== job 3943 ==
==> flow/design.v (excerpt) <==
module calc(
    input clk,  
    input rst_n,  
    input [7:0] num,
    input [2:0] op,
    input start,
    output reg [15:0] result,
    output reg [15:0] display_val,  
    output [2:0] led_op,  
    output reg stop
);
==> flow/config.mk <==
export PLATFORM = sky130hd
export DESIGN_NAME = calc
export DESIGN_NICKNAME = calc
export VERILOG_FILES = /design/flow/design.v
export SDC_FILE = /design/flow/constraint.sdc
export NUM_CORES = 4
export LEC_CHECK = 0
export CAP_MARGIN = 15
export CELL_PAD_IN_SITES_DETAIL_PLACEMENT = 2
export CELL_PAD_IN_SITES_GLOBAL_PLACEMENT = 1
export CORE_MARGIN = 9
export CORE_UTILIZATION = 22
export CTS_CLUSTER_DIAMETER = 175
export GPL_ROUTABILITY_DRIVEN = 1
export GPL_TIMING_DRIVEN = 0
export MAX_ROUTING_LAYER = met4
export MIN_ROUTING_LAYER = met1
export PLACE_DENSITY_LB_ADDON = 0.15
export SLEW_MARGIN = 40
export TNS_END_PERCENT = 45
==> flow/constraint.sdc <==
create_clock -name core_clock -period 80.0 [get_ports {clk}]
set_input_delay 16.0000 -clock core_clock [delete_from_list [all_inputs] [get_ports {clk}]]
set_output_delay 16.0000 -clock core_clock [all_outputs]
set_load 0.01 [all_outputs]
run.sh (not shown) runs the stock make flow with config.mk's settings and CLKGATE_MAP_FILE=.
Job 3943 ended with every stage complete and zero timing, DRC or antenna violations.
--- input diff job 3943..job 186 ---
# job 3943
export LEC_CHECK = 0
export CAP_MARGIN = 15
export CELL_PAD_IN_SITES_DETAIL_PLACEMENT = 2
export CELL_PAD_IN_SITES_GLOBAL_PLACEMENT = 1
export CORE_MARGIN = 9
export CORE_UTILIZATION = 22
export CTS_CLUSTER_DIAMETER = 175
export GPL_ROUTABILITY_DRIVEN = 1
export GPL_TIMING_DRIVEN = 0
export MAX_ROUTING_LAYER = met4
export MIN_ROUTING_LAYER = met1
export PLACE_DENSITY_LB_ADDON = 0.15
export SLEW_MARGIN = 40
export TNS_END_PERCENT = 45
create_clock -name core_clock -period 80.0 [get_ports {clk}]
# job 186
export LEC_CHECK = 0
export CAP_MARGIN = 15
export CELL_PAD_IN_SITES_GLOBAL_PLACEMENT = 1
export CORE_MARGIN = 2
export CORE_UTILIZATION = 57
export CTS_CLUSTER_DIAMETER = 248
export GPL_ROUTABILITY_DRIVEN = 1
export GPL_TIMING_DRIVEN = 1
export MIN_ROUTING_LAYER = met1
export PLACE_DENSITY = 0.62
export SETUP_SLACK_MARGIN = 2.37
export SLEW_MARGIN = 40
export TNS_END_PERCENT = 10
create_clock -name core_clock -period 43.2 [get_ports {clk}]
Findings:
- Looking at post-cts resize count, job 186 sits above job 3943.
- Job 186: standard cell area after detailed placement about 22% above job 3943
- [job 186 vs job 3943] number of gates on the worst path with buffers counted: lower in job 186
- Cmp job 3943 and job 186 / average vias per placed instance / higher: job 186
- Looking at part of the cycle the worst path needs, job 186 sits 23 points above job 3943.
- Summary across job 3943 and job 186: the single failing run is job 186.
- To summarise job 186: no stage aborted, but the layout did not pass its checks, failing on negative setup slack.
- When job 186 is measured against job 3943, its maximum number of pins on one net before global-route repair turns out 30 higher.
- For the count of filler cells inserted in the layout, job 186 came in 13629 lower than job 3943 did.
Inputs modified between job 186 and job 8287:
# job 186
export LEC_CHECK = 0
export CAP_MARGIN = 15
export CELL_PAD_IN_SITES_GLOBAL_PLACEMENT = 1
export CORE_MARGIN = 2
export CORE_UTILIZATION = 57
export CTS_CLUSTER_DIAMETER = 248
export GPL_ROUTABILITY_DRIVEN = 1
export GPL_TIMING_DRIVEN = 1
export MIN_ROUTING_LAYER = met1
export PLACE_DENSITY = 0.62
export SETUP_SLACK_MARGIN = 2.37
export SLEW_MARGIN = 40
export TNS_END_PERCENT = 10
create_clock -name core_clock -period 43.2 [get_ports {clk}]
# job 8287
export LEC_CHECK = 0
export CAP_MARGIN = 20
export CORE_MARGIN = 2
export CORE_UTILIZATION = 20
export PLACE_DENSITY = 0.6
export SLEW_MARGIN = 20
create_clock -name core_clock -period 56.7 [get_ports {clk}]
[summary]
Both conditions hold for job 8287: the flow ran to the end and the final layout passed the timing, design-rule and antenna checks.
Lower clock skew among job 8287 and job 186: job 8287
Cmp job 8287 and job 186 / setup violation total in the final timing report / higher: job 186
Of job 8287 and job 186, the run reporting the higher total met3 wirelength after detailed routing was job 186.
Compared to job 186, the router laid down less metal wire for job 8287.
Going from job 186 to job 8287, via density per instance shrank by more than 10%.
Summary: maximum frequency, job 8287 worse than job 186
Job 8287 ends up with a setup slack after layout that is 10130 ps higher than in job 186.
On number of cells on the critical path: job 8287 sits below job 186.
Higher design area goes to job 186 over job 8287.
Relative to job 186, the post-layout period usage of the worst path of job 8287 is lower by 21 points.
For job 6077, these inputs were changed with respect to job 8287:
# job 8287
export LEC_CHECK = 0
export CAP_MARGIN = 20
export CORE_MARGIN = 2
export CORE_UTILIZATION = 20
export PLACE_DENSITY = 0.6
export SLEW_MARGIN = 20
create_clock -name core_clock -period 56.7 [get_ports {clk}]
# job 6077
export LEC_CHECK = 0
export CAP_MARGIN = 20
export CORE_MARGIN = 2
export CORE_UTILIZATION = 72
export CTS_CLUSTER_DIAMETER = 28
export HOLD_SLACK_MARGIN = -0.09
export PLACE_DENSITY = 0.6
export SLEW_MARGIN = 20
create_clock -name core_clock -period 32.1 [get_ports {clk}]
Findings:
Stage in which a tool error killed job 6077: detailed placement (3_5_place_dp). Die width for job 6077: 47% down relative to job 8287. Job 6077 ended up with a higher fraction of the core area occupied by cells at floorplan than job 8287 did. The die of job 6077 is smaller than the one used in job 8287.

* * *

try-maple:
calc again, from the RTL that the note above started with.
==> flow/config.mk <==
export PLATFORM = sky130hd
export DESIGN_NAME = calc
export DESIGN_NICKNAME = calc
export VERILOG_FILES = /design/flow/design.v
export SDC_FILE = /design/flow/constraint.sdc
export NUM_CORES = 4
export LEC_CHECK = 0
export ABC_AREA = 1
export CAP_MARGIN = 20
export CELL_PAD_IN_SITES_DETAIL_PLACEMENT = 2
export CELL_PAD_IN_SITES_GLOBAL_PLACEMENT = 3
export CORE_MARGIN = 2
export CORE_UTILIZATION = 40
export CTS_CLUSTER_DIAMETER = 84
export GPL_ROUTABILITY_DRIVEN = 0
export HOLD_SLACK_MARGIN = 0.03
export PLACE_DENSITY = 0.38
export SLEW_MARGIN = 20
==> flow/constraint.sdc <==
create_clock -name core_clock -period 55.0 [get_ports {clk}]
set_input_delay 11.0000 -clock core_clock [delete_from_list [all_inputs] [get_ports {clk}]]
set_output_delay 11.0000 -clock core_clock [all_outputs]
set_load 0.01 [all_outputs]
try-maple | status: complete | timing, DRC, antenna: pass
Changes in try-sierra relative to try-maple:
- CELL_PAD_IN_SITES_DETAIL_PLACEMENT: 2 -> unset
- ABC_AREA: 1 -> unset
- HOLD_SLACK_MARGIN: 0.03 -> unset
- MAX_ROUTING_LAYER: unset -> met4
- CTS_CLUSTER_DIAMETER: 84 -> unset
- CELL_PAD_IN_SITES_GLOBAL_PLACEMENT: 3 -> unset
- CORE_UTILIZATION: 40 -> 61
- GPL_ROUTABILITY_DRIVEN: 0 -> unset
- SETUP_SLACK_MARGIN: unset -> 5.0
- PLACE_DENSITY: 0.38 -> 0.6
--- outcome ---
- Having completed the whole flow, try-sierra delivered a layout that passed the timing, design-rule and antenna checks.
- Post-route standard cell area excluding fillers (try-maple / try-sierra): 0.929
- Between try-maple and try-sierra, the flow reports largest net degree at the start of global routing increasing by more than a quarter.
- The higher peak per-stage delay on the critical path of try-maple and try-sierra is in try-sierra.
- Setup slack ended up 1.25 ns higher on try-sierra than on try-maple.
- Between try-sierra and try-maple, it is try-sierra whose routed wire length is lower, by 17%.
- On cell area after placement: between try-maple and try-sierra, it ends up higher for try-maple.
--- input diff try-sierra..try-amber ---
- CORE_UTILIZATION changed from 61 to 40
- SETUP_SLACK_MARGIN removed (was 5.0)
- CTS_CLUSTER_SIZE newly set to 29
- PLACE_DENSITY removed (was 0.6)
- CTS_CLUSTER_DIAMETER newly set to 386
- MAX_ROUTING_LAYER removed (was met4)
- SLEW_MARGIN changed from 20 to 0
- ABC_AREA newly set to 1
Notes after the runs:
- Lower total of cells resized after clock tree synthesis among try-sierra and try-amber: try-amber
- As far as worst hold slack is concerned, try-amber and try-sierra perform about the same.
- Diff try-sierra -> try-amber | number of standard cells reported by yosys | increase of 917
#### Input delta (try-tundra over try-amber)
- setting TNS_END_PERCENT to 5 for the first time
- removing CTS_CLUSTER_SIZE (formerly 29)
- removing ABC_AREA (formerly 1)
- setting SETUP_SLACK_MARGIN to -2.0 for the first time
- setting MAX_ROUTING_LAYER to met4 for the first time
- changing SLEW_MARGIN from 0 to 20
- setting CORE_ASPECT_RATIO to 0.5 for the first time
- removing CTS_CLUSTER_DIAMETER (formerly 386)
- setting PLACE_DENSITY to 0.6 for the first time
[summary]
A capture point of the critical path of display_val[14]$_SDFFE_PN0P_ is what try-amber shows, while local_result[4]$_SDFFE_PN0P_ belongs to try-tundra.
A largest family of logic cells by area of AND-OR/OR-AND gates is what try-tundra shows, while simple AND/OR/NAND/NOR gates belongs to try-amber.
Diff try-amber -> try-tundra: number of diodes added for antenna fixing rose by 1, sequential share of layout area stayed essentially flat, total number of nets in the final design fell by 12%.
[inputs] try-nickel vs try-tundra
- putting CTS_CLUSTER_SIZE at 100 where nothing was set
- swapping 20 for 0 in SLEW_MARGIN
- swapping 40 for 47 in CORE_UTILIZATION
- putting ABC_AREA at 0 where nothing was set
- clearing PLACE_DENSITY, which used to be 0.6
- putting CTS_CLUSTER_DIAMETER at 199 where nothing was set
- clearing SETUP_SLACK_MARGIN, which used to be -2.0
- clearing MAX_ROUTING_LAYER, which used to be met4
Results
Diff try-tundra..try-nickel | worst clock skew | negligible. Summary: total non-filler cell area in the finished layout, try-nickel worse than try-tundra.

* * *

== run 1 ==
calc again, from the RTL that the note above started with.
clock: 18.7 ns
lec_check: 0
cap_margin: 20
core_margin: 2
core_utilization: 70
cts_cluster_diameter: 28
cts_cluster_size: 34
setup_slack_margin: 4.94
slew_margin: 20
The flow ended early for run 1: it failed with a tool error in clock tree synthesis (4_1_cts).
Input-level comparison between run 2 and run 1:
# run 1
export LEC_CHECK = 0
export CAP_MARGIN = 20
export CORE_MARGIN = 2
export CORE_UTILIZATION = 70
export CTS_CLUSTER_DIAMETER = 28
export CTS_CLUSTER_SIZE = 34
export SETUP_SLACK_MARGIN = 4.94
export SLEW_MARGIN = 20
create_clock -name core_clock -period 18.7 [get_ports {clk}]
# run 2
export LEC_CHECK = 0
export CAP_MARGIN = 20
export CORE_ASPECT_RATIO = 0.5
export CORE_MARGIN = 2
export CORE_UTILIZATION = 70
export PLACE_DENSITY = 0.6
export SLEW_MARGIN = 20
export TNS_END_PERCENT = 15
create_clock -name core_clock -period 55.0 [get_ports {clk}]
Findings:
- Seen in the log of run 1: DPL-0038 during clock tree synthesis (4_1_cts), after which the run never completed.
- Run 2: PASS, flow complete, no timing, DRC or antenna violations
- Run 2 against run 1; area after detailed placement is down by more than 10%.
- Diff run 1 and run 2: starting density of the core lower in run 1
- Re number of enable-type register cells in the synthesized netlist: no difference whatsoever between run 1 and run 2.
- Diff run 2..run 1 | total cells reported by yosys after synthesis | unchanged
- There was hardly any difference in synthesized cell count between run 1 and run 2.
- The die area on run 2 is in line with that on run 1.
- Of run 1 and run 2, run 2 shows the lower area of the core, with run 1 above it.
Modified inputs, run 3 compared to run 2
# run 2
export LEC_CHECK = 0
export CAP_MARGIN = 20
export CORE_ASPECT_RATIO = 0.5
export CORE_MARGIN = 2
export CORE_UTILIZATION = 70
export PLACE_DENSITY = 0.6
export SLEW_MARGIN = 20
export TNS_END_PERCENT = 15
create_clock -name core_clock -period 55.0 [get_ports {clk}]
# run 3
export LEC_CHECK = 0
export CAP_MARGIN = 20
export CORE_ASPECT_RATIO = 0.5
export CORE_MARGIN = 2
export CORE_UTILIZATION = 40
export HOLD_SLACK_MARGIN = 0.29
export PLACE_DENSITY = 0.6
export SETUP_SLACK_MARGIN = -2.0
export SLEW_MARGIN = 20
export TNS_END_PERCENT = 5
create_clock -name core_clock -period 55.0 [get_ports {clk}]
==> comparison <==
Looking at the reports, run 3 completed the entire flow and the layout it produced met the timing, design-rule and antenna checks. Unique cell type count in the Yosys netlist: run 2 vs run 3 identical. Re global routing met1 resource utilization: run 2 and run 3 aren't equal, and the higher value belongs to run 2. Signed area change from the synthesized netlist to the final layout, run 2 and run 3: higher on run 2.
The following lists how run 4 was set up differently from run 3:
# run 3
export LEC_CHECK = 0
export CAP_MARGIN = 20
export CORE_ASPECT_RATIO = 0.5
export CORE_MARGIN = 2
export CORE_UTILIZATION = 40
export HOLD_SLACK_MARGIN = 0.29
export PLACE_DENSITY = 0.6
export SETUP_SLACK_MARGIN = -2.0
export SLEW_MARGIN = 20
export TNS_END_PERCENT = 5
create_clock -name core_clock -period 55.0 [get_ports {clk}]
# run 4
export LEC_CHECK = 0
export ABC_AREA = 1
export CAP_MARGIN = 20
export CORE_MARGIN = 2
export CORE_UTILIZATION = 62
export CTS_CLUSTER_DIAMETER = 272
export CTS_CLUSTER_SIZE = 100
export SLEW_MARGIN = 0
export TNS_END_PERCENT = 5
create_clock -name core_clock -period 55.0 [get_ports {clk}]
==> comparison <==
Run 4 went all the way through the flow, and no timing, DRC or antenna check failed.
Run 3 finished all stages; the layout is clean.
Going from run 3 to run 4, number of stages on the worst setup path went down, number of nets in the finished design went up, synthesized cell count went up.
On worst hold slack, run 4 and run 3 are basically level.

* * *

calc again, from the RTL that the note above started with.
export LEC_CHECK = 0
export ABC_AREA = 0
export CAP_MARGIN = 20
export CORE_MARGIN = 2
export CORE_UTILIZATION = 62
export CTS_CLUSTER_DIAMETER = 386
export CTS_CLUSTER_SIZE = 100
export SLEW_MARGIN = 0
export TNS_END_PERCENT = 5
create_clock -name core_clock -period 55.0 [get_ports {clk}]
Next try:
- CORE_UTILIZATION: 62 -> 20
- GPL_TIMING_DRIVEN: not set -> 0
Cell area climbs by 11%.
Register-to-register slack is worse by 1100 ps.
Worst setup slack got worse by 1100 ps.
Global-route usage drops by 26 points.
Next try:
- ABC_AREA: 0 -> not set
- CORE_ASPECT_RATIO: not set -> 0.5
- CORE_UTILIZATION: 20 -> 40
- CTS_CLUSTER_DIAMETER: 386 -> not set
- CTS_CLUSTER_SIZE: 100 -> not set
- GPL_TIMING_DRIVEN: 0 -> not set
- HOLD_SLACK_MARGIN: not set -> 0.3
- PLACE_DENSITY: not set -> 0.6
- SETUP_SLACK_MARGIN: not set -> -2.0
- SLEW_MARGIN: 0 -> 20
What happened: First-iteration DRC count went up by about 24%; design area went down by 10%; sequential cell count does not change; synthesized area stays the same; global-route usage went up by 14 points.

* * *

calc again, from the RTL that the note above started with.
==> flow/config.mk <==
export PLATFORM = sky130hd
export DESIGN_NAME = calc
export DESIGN_NICKNAME = calc
export VERILOG_FILES = /design/flow/design.v
export SDC_FILE = /design/flow/constraint.sdc
export NUM_CORES = 4
export LEC_CHECK = 0
export ABC_AREA = 1
export CAP_MARGIN = 20
export CORE_MARGIN = 2
export CORE_UTILIZATION = 72
export CTS_CLUSTER_DIAMETER = 392
export PLACE_DENSITY = 0.6
export SLEW_MARGIN = 20
==> flow/constraint.sdc <==
create_clock -name core_clock -period 16.7 [get_ports {clk}]
set_input_delay 3.3400 -clock core_clock [delete_from_list [all_inputs] [get_ports {clk}]]
set_output_delay 3.3400 -clock core_clock [all_outputs]
set_load 0.01 [all_outputs]
The starting point stopped in 3_5_place_dp.
Then changed:
- ABC_AREA: 1 -> default
- CORE_UTILIZATION: 72 -> 17
- CTS_CLUSTER_DIAMETER: 392 -> default
- clock period: 16.7 -> 52.6 ns (I/O delays scaled with it)
This time the run finished clean. Synthesized area goes down by 3.4%. Die size goes up to 4.0 times its value. Synthesized cell count goes down by 17%.
Then changed:
- CELL_PAD_IN_SITES_DETAIL_PLACEMENT: default -> 1
- CORE_UTILIZATION: 17 -> 40
- MIN_ROUTING_LAYER: default -> met2
- clock period: 52.6 -> 32.5 ns (I/O delays scaled with it)
What happened:
- With this change the flow aborted during 5_1_grt
- synthesized cell count stays the same
- area after synthesis does not change
- die size drops by 57%
Then changed:
- CELL_PAD_IN_SITES_GLOBAL_PLACEMENT: default -> 3
- MAX_ROUTING_LAYER: default -> met5
- clock period: 32.5 -> 70.1 ns (I/O delays scaled with it)
Effect:
- Now the flow ran to the end with no violations
- synthesized cell count stays the same
- synthesized area does not change
- die area does not change
